Setup of v37:
==> flow/design.v (excerpt) <==
module datapath (clk, writenum, readnum, write, datapath_in, vsel, loada, loadb, loadc, shift, asel, bsel, ALUop, loads, Z_out, datapath_out);
input write, clk, loada, loadb, loadc, asel, bsel, loads, vsel;
input [1:0] ALUop, shift;
input [2:0] writenum, readnum;
input [15:0] datapath_in;
output Z_out;
output [15:0] datapath_out;
wire [15:0] data_in;
reg[15:0] aloaded, in;
wire [15:0] Bin, Ain;
reg Z_out;
reg [15:0] datapath_out;
wire [15:0] data_out, sout, out;
wire Z;
assign data_in = vsel ? datapath_in : datapath_out;  
regfile REGFILE(data_in, writenum, write, readnum, clk, data_out);  
always_ff @(posedge clk)  
begin
if (loada == 1) 
begin
 aloaded <= data_out ;
end
end 
always_ff @(posedge clk)  
begin
if (loadb == 1) 
begin
 in <= data_out ;
end
end 
shifter SHIFTER(in,shift,sout);
assign Bin = bsel ? ({11'b0, datapath_in[4:0]}) : sout ;  
assign Ain = asel ? (16'b0000000000000000) : aloaded ;
ALU alu(Ain,Bin,ALUop,out,Z);  
always_ff @(posedge clk)  
begin
if (loads == 1) 
begin
 Z_out <= Z ;
end
end 
always_ff @(posedge clk)  
begin
if (loadc == 1) 
begin
 datapath_out <= out ;
end
end 
endmodule 
For scale: about 970 cells after synthesis, ~9400 um^2 of cells after synthesis.
export LEC_CHECK = 0
export ABC_AREA = 1
export CAP_MARGIN = 20
export CELL_PAD_IN_SITES_GLOBAL_PLACEMENT = 2
export CORE_ASPECT_RATIO = 0.5
export CORE_MARGIN = 10
export CORE_UTILIZATION = 47
export CTS_CLUSTER_DIAMETER = 356
export CTS_CLUSTER_SIZE = 98
export PLACE_DENSITY = 0.38
export SETUP_SLACK_MARGIN = -0.54
export SLEW_MARGIN = 20
export TNS_END_PERCENT = 5
create_clock -name core_clock -period 5.5 [get_ports {clk}]
run.sh (not shown) runs the stock make flow with config.mk's settings and CLKGATE_MAP_FILE=.
## Diff of input files: v57 against v37
- CTS_CLUSTER_SIZE: 98 -> unset
- ABC_AREA: 1 -> unset
- CORE_ASPECT_RATIO: 0.5 -> unset
- CELL_PAD_IN_SITES_GLOBAL_PLACEMENT: 2 -> unset
- CTS_CLUSTER_DIAMETER: 356 -> unset
- TNS_END_PERCENT: 5 -> unset
- CORE_MARGIN: 10 -> 2
- SETUP_SLACK_MARGIN: -0.54 -> unset
- CORE_UTILIZATION: 47 -> 57
- PLACE_DENSITY: 0.38 -> unset
- the clock period (ns, I/O delays scaled along): 5.5 -> 5.29
Results
- In v57 the total routing resource utilization after global routing turned out 8.6 points higher than in v37.
- v37 → v57: area share of buffers outside the clock network increased by 5.9 points relative to the old numbers; global routing met2 resource utilization saw an increase.
- Taking v37 as the reference, in v57 die span in y rose 11 um, number of filler cells placed in the layout fell 673.
- On clock skew, v37 and v57 are basically level.
- v57 vs v37: minimum hold slack up
### v57 -> v44
- setting SETUP_SLACK_MARGIN to 0.85 for the first time
- setting CTS_CLUSTER_SIZE to 100 for the first time
- changing CORE_UTILIZATION from 57 to 64
- changing the clock period (ns, I/O delays scaled along) from 5.29 to 2.94
Findings:
- The total core area reported for v44 is smaller than that of v57 by 12%.
- Status for v44 and v57: clean finish in v57 only
- What ended v44 was a tool error in clock tree synthesis (4_1_cts); the run never finished.
- Taking v57 as the reference, in v44 total instance count after detailed placement up 37, final HPWL from detailed placement has increased, count of standard-cell rows decreased by about 6.5% relative to the old numbers, post-placement setup slack went down.
- Compared with v57, v44 shows a cell area after placement that is 5.6% higher.
- v44 vs v57: fraction of the core area occupied by cells at floorplan up in v44
- Taking v57 over v44, the floorplan die height ratio works out to 1.06.
- Die: v44 smaller than v57

* * *

datapath again, from the RTL that the note above started with.
make LEC_CHECK=0 ABC_AREA=1 CAP_MARGIN=20 CELL_PAD_IN_SITES_DETAIL_PLACEMENT=1 CELL_PAD_IN_SITES_GLOBAL_PLACEMENT=2 CORE_ASPECT_RATIO=0.66 CORE_MARGIN=2 CORE_UTILIZATION=61 GPL_TIMING_DRIVEN=0 MAX_ROUTING_LAYER=met4 PLACE_DENSITY_LB_ADDON=0.12 SLEW_MARGIN=30 finish   # period 4.8 ns
The starting point died in global placement without I/O (FLW-0024).
Edit:
ABC_AREA = unset   (was 1)
CELL_PAD_IN_SITES_DETAIL_PLACEMENT = unset   (was 1)
CELL_PAD_IN_SITES_GLOBAL_PLACEMENT = unset   (was 2)
CORE_ASPECT_RATIO = unset   (was 0.66)
CORE_UTILIZATION = 65   (was 61)
GPL_TIMING_DRIVEN = unset   (was 0)
PLACE_DENSITY_LB_ADDON = unset   (was 0.12)
SLEW_MARGIN = 20   (was 30)
TNS_END_PERCENT = 5   (was unset)
clock period = 2.97 ns   (was 4.8 ns; I/O delays follow)
- Now the flow reached the layout checks and failed them: negative setup slack
- die size came out lower by 7.7%
- synthesized area came out lower by 1.8%
- synthesized cell count came out lower by 31%

* * *

Starting RTL as in the previous note.
clock: 5.79 ns
lec_check: 0
cap_margin: 30
core_margin: 2
core_utilization: 53
cts_cluster_size: 95
gpl_routability_driven: 0
min_routing_layer: met2
place_density: 0.92
slew_margin: 20
tns_end_percent: 90
Next try:
==> flow/config.mk (replaced) <==
export PLATFORM = sky130hd
export DESIGN_NAME = datapath
export DESIGN_NICKNAME = datapath
export VERILOG_FILES = /design/flow/design.v
export SDC_FILE = /design/flow/constraint.sdc
export NUM_CORES = 4
export LEC_CHECK = 0
export CAP_MARGIN = 20
export CORE_MARGIN = 2
export CORE_UTILIZATION = 65
export SETUP_SLACK_MARGIN = -0.29
export SLEW_MARGIN = 20
==> flow/constraint.sdc (replaced) <==
create_clock -name core_clock -period 4.37 [get_ports {clk}]
set_input_delay 0.8740 -clock core_clock [delete_from_list [all_inputs] [get_ports {clk}]]
set_output_delay 0.8740 -clock core_clock [all_outputs]
set_load 0.01 [all_outputs]
After rerunning: This time the run reached the layout checks and failed them: setup timing. Cell area rose by 10%. Total power rose by 42%. Setup slack is worse by 0.96 ns. Count of clock-buffer cells in the layout rose by 2. Combinational power rose by 93%. First-iteration DRC count fell by 33%. Cell count rose by 8.0%. Via count fell by 0.92%. Wire length rose by 60%.
Next try:
--- a/flow/config.mk
+++ b/flow/config.mk
@@ -8,5 +8,4 @@
 export CAP_MARGIN = 20
 export CORE_MARGIN = 2
-export CORE_UTILIZATION = 65
-export SETUP_SLACK_MARGIN = -0.29
+export CORE_UTILIZATION = 40
 export SLEW_MARGIN = 20
==> flow/constraint.sdc (replaced) <==
create_clock -name core_clock -period 5.5 [get_ports {clk}]
set_input_delay 1.1000 -clock core_clock [delete_from_list [all_inputs] [get_ports {clk}]]
set_output_delay 1.1000 -clock core_clock [all_outputs]
set_load 0.01 [all_outputs]
What happened: Now the flow passed the timing, DRC and antenna checks. Non-clock buffer count shrinks by 78. Power shrinks by 27%. Synthesized area does not change. Final area shrinks by 5.5%. Register-to-register slack is better by 1.2 ns. Via count shrinks by 25%.
Next try:
--- a/flow/config.mk
+++ b/flow/config.mk
@@ -6,6 +6,9 @@
 export NUM_CORES = 4
 export LEC_CHECK = 0
-export CAP_MARGIN = 20
+export CAP_MARGIN = 40
 export CORE_MARGIN = 2
 export CORE_UTILIZATION = 40
+export CTS_CLUSTER_DIAMETER = 348
+export CTS_CLUSTER_SIZE = 100
 export SLEW_MARGIN = 20
+export TNS_END_PERCENT = 25
Global-route usage barely changes.
Wire length hardly moves.
Clock-buffer cell count is unchanged.
Design area stays flat.
Sequential power is about the same.
Power goes down by 1.3%.
Next try:
==> flow/config.mk (replaced) <==
export PLATFORM = sky130hd
export DESIGN_NAME = datapath
export DESIGN_NICKNAME = datapath
export VERILOG_FILES = /design/flow/design.v
export SDC_FILE = /design/flow/constraint.sdc
export NUM_CORES = 4
export LEC_CHECK = 0
export CAP_MARGIN = 20
export CORE_MARGIN = 2
export CORE_UTILIZATION = 57
export SLEW_MARGIN = 20
==> flow/constraint.sdc (replaced) <==
create_clock -name core_clock -period 3.56 [get_ports {clk}]
set_input_delay 0.7120 -clock core_clock [delete_from_list [all_inputs] [get_ports {clk}]]
set_output_delay 0.7120 -clock core_clock [all_outputs]
set_load 0.01 [all_outputs]
=>
- Now the flow produced a layout that fails on setup timing
- first-iteration DRC count increases by a quarter to a third
- power climbs by well over a third
- design area rose by roughly a tenth
- wire length goes up by a little under a tenth
- via count climbs by roughly a tenth
- core utilization rises by 28 points
- critical path depth climbs by 8
- setup slack gets worse by 1.2 ns

* * *

== try-maple ==
Starting RTL as in the previous note.
export LEC_CHECK = 0
export CAP_MARGIN = 20
export CELL_PAD_IN_SITES_GLOBAL_PLACEMENT = 1
export CORE_ASPECT_RATIO = 1.76
export CORE_MARGIN = 3
export CORE_UTILIZATION = 53
export CTS_CLUSTER_SIZE = 83
export GPL_ROUTABILITY_DRIVEN = 0
export MAX_ROUTING_LAYER = met4
export PLACE_DENSITY = 0.65
export SLEW_MARGIN = 40
export TNS_END_PERCENT = 15
create_clock -name core_clock -period 3.65 [get_ports {clk}]
No crash in try-maple: every stage finished, but the layout fails its final checks due to setup timing.
Changes in try-cedar relative to try-maple:
==> flow/config.mk <==
export PLATFORM = sky130hd
export DESIGN_NAME = datapath
export DESIGN_NICKNAME = datapath
export VERILOG_FILES = /design/flow/design.v
export SDC_FILE = /design/flow/constraint.sdc
export NUM_CORES = 4
export LEC_CHECK = 0
export CAP_MARGIN = 20
export CELL_PAD_IN_SITES_GLOBAL_PLACEMENT = 0
export CORE_ASPECT_RATIO = 1.04
export CORE_MARGIN = 2
export CORE_UTILIZATION = 66
export CTS_CLUSTER_SIZE = 82
export MAX_ROUTING_LAYER = met4
export PLACE_DENSITY = 0.65
export SLEW_MARGIN = 40
export TNS_END_PERCENT = 85
==> flow/constraint.sdc <==
create_clock -name core_clock -period 4.85 [get_ports {clk}]
set_input_delay 0.9700 -clock core_clock [delete_from_list [all_inputs] [get_ports {clk}]]
set_output_delay 0.9700 -clock core_clock [all_outputs]
set_load 0.01 [all_outputs]
### Flow results
In try-cedar the implementation completed, yet the final layout does not meet the checks, the culprit being setup timing. Net switching share of the total power in try-cedar vs try-maple: up 4.3 points. The run showing the greater largest net degree at the start of global routing is try-cedar. Mean number of vias per cell, try-cedar and try-maple: larger value in try-cedar.
Setup changes, try-cedar to try-amber
==> flow/config.mk <==
export PLATFORM = sky130hd
export DESIGN_NAME = datapath
export DESIGN_NICKNAME = datapath
export VERILOG_FILES = /design/flow/design.v
export SDC_FILE = /design/flow/constraint.sdc
export NUM_CORES = 4
export LEC_CHECK = 0
export ABC_AREA = 1
export CAP_MARGIN = 20
export CORE_ASPECT_RATIO = 1.43
export CORE_MARGIN = 2
export CORE_UTILIZATION = 40
export SLEW_MARGIN = 40
==> flow/constraint.sdc <==
create_clock -name core_clock -period 5.5 [get_ports {clk}]
set_input_delay 1.1000 -clock core_clock [delete_from_list [all_inputs] [get_ports {clk}]]
set_output_delay 1.1000 -clock core_clock [all_outputs]
set_load 0.01 [all_outputs]
--- outcome ---
No stage failed in try-amber, and the final checks on the layout all came back clean. try-cedar has a higher overall routed net length than try-amber. Compared to try-cedar, try-amber has cell row count 53% higher. Taking try-cedar as the reference, in try-amber pin count of the biggest net entering global routing picked up an extra 26; DRC violation total after the first TritonRoute iteration down about 47%. Summary: with try-cedar as the reference, power in combinational cells in try-amber moved down by more than a quarter. Compared with try-cedar, in try-amber met2 wire length now smaller; internal power of the cells now smaller.
[inputs] try-xenon vs try-amber
diff --git a/flow/config.mk b/flow/config.mk
--- a/flow/config.mk
+++ b/flow/config.mk
@@ -6,8 +6,7 @@
 export NUM_CORES = 4
 export LEC_CHECK = 0
-export ABC_AREA = 1
 export CAP_MARGIN = 20
-export CORE_ASPECT_RATIO = 1.43
 export CORE_MARGIN = 2
-export CORE_UTILIZATION = 40
-export SLEW_MARGIN = 40
+export CORE_UTILIZATION = 64
+export SETUP_SLACK_MARGIN = 0.89
+export SLEW_MARGIN = 20
==> flow/constraint.sdc <==
create_clock -name core_clock -period 3.05 [get_ports {clk}]
set_input_delay 0.6100 -clock core_clock [delete_from_list [all_inputs] [get_ports {clk}]]
set_output_delay 0.6100 -clock core_clock [all_outputs]
set_load 0.01 [all_outputs]
## What came out
- try-xenon: complete, dirty (setup timing)
- Compared with try-amber, in try-xenon setup clock skew after layout saw an increase, setup slack at placement saw a decrease, number of antenna diodes saw an increase.
- Compared try-xenon vs try-amber, and sequential portion of the cell area is down in try-xenon.
- The die extent in y number comes out higher for try-amber vs try-xenon.
- Fraction of the cycle the final worst path needs ended up 97 points higher on try-xenon than on try-amber.
- Routed wire length sits higher in try-xenon than in try-amber.
- Utilization for try-xenon: 43 points up relative to try-amber
- [try-xenon] global-route wire length before repair rose 32% relative to try-amber
- try-xenon reports its slowest library cell on the worst path as sky130_fd_sc_hd__mux2i_1 while try-amber reports sky130_fd_sc_hd__clkdlybuf4s50_1.
#### Input delta (try-sierra over try-xenon)
diff --git a/flow/config.mk b/flow/config.mk
--- a/flow/config.mk
+++ b/flow/config.mk
@@ -6,7 +6,10 @@
 export NUM_CORES = 4
 export LEC_CHECK = 0
+export ABC_AREA = 0
 export CAP_MARGIN = 20
 export CORE_MARGIN = 2
-export CORE_UTILIZATION = 64
-export SETUP_SLACK_MARGIN = 0.89
+export CORE_UTILIZATION = 72
+export CTS_CLUSTER_DIAMETER = 204
+export CTS_CLUSTER_SIZE = 47
+export SETUP_SLACK_MARGIN = 0.9
 export SLEW_MARGIN = 20
Findings:
Of try-xenon and try-sierra, only try-sierra never reached the final stage. Status try-xenon: flow complete, layout not clean - setup timing. try-sierra has horizontal die size below what try-xenon had. try-sierra vs try-xenon — half-perimeter wire length after placement climbed by a little under 10%. Reported for try-xenon and try-sierra, synthesized instance count turned out identical to the last digit. try-xenon -> try-sierra: count of input and output buffers delta 0, exact match. Post-synthesis async set-or-reset flop share came out exactly the same in try-xenon and try-sierra. Re total cells reported by yosys after synthesis: no difference whatsoever between try-sierra and try-xenon. try-sierra against try-xenon: die size lower, count of standard-cell rows lower, placer congestion estimate higher, area of the placeable core lower. From try-sierra to try-xenon, synthesized flop and latch total did not move at all.
No activity file was given, so power comes from the tool's default toggle rates.
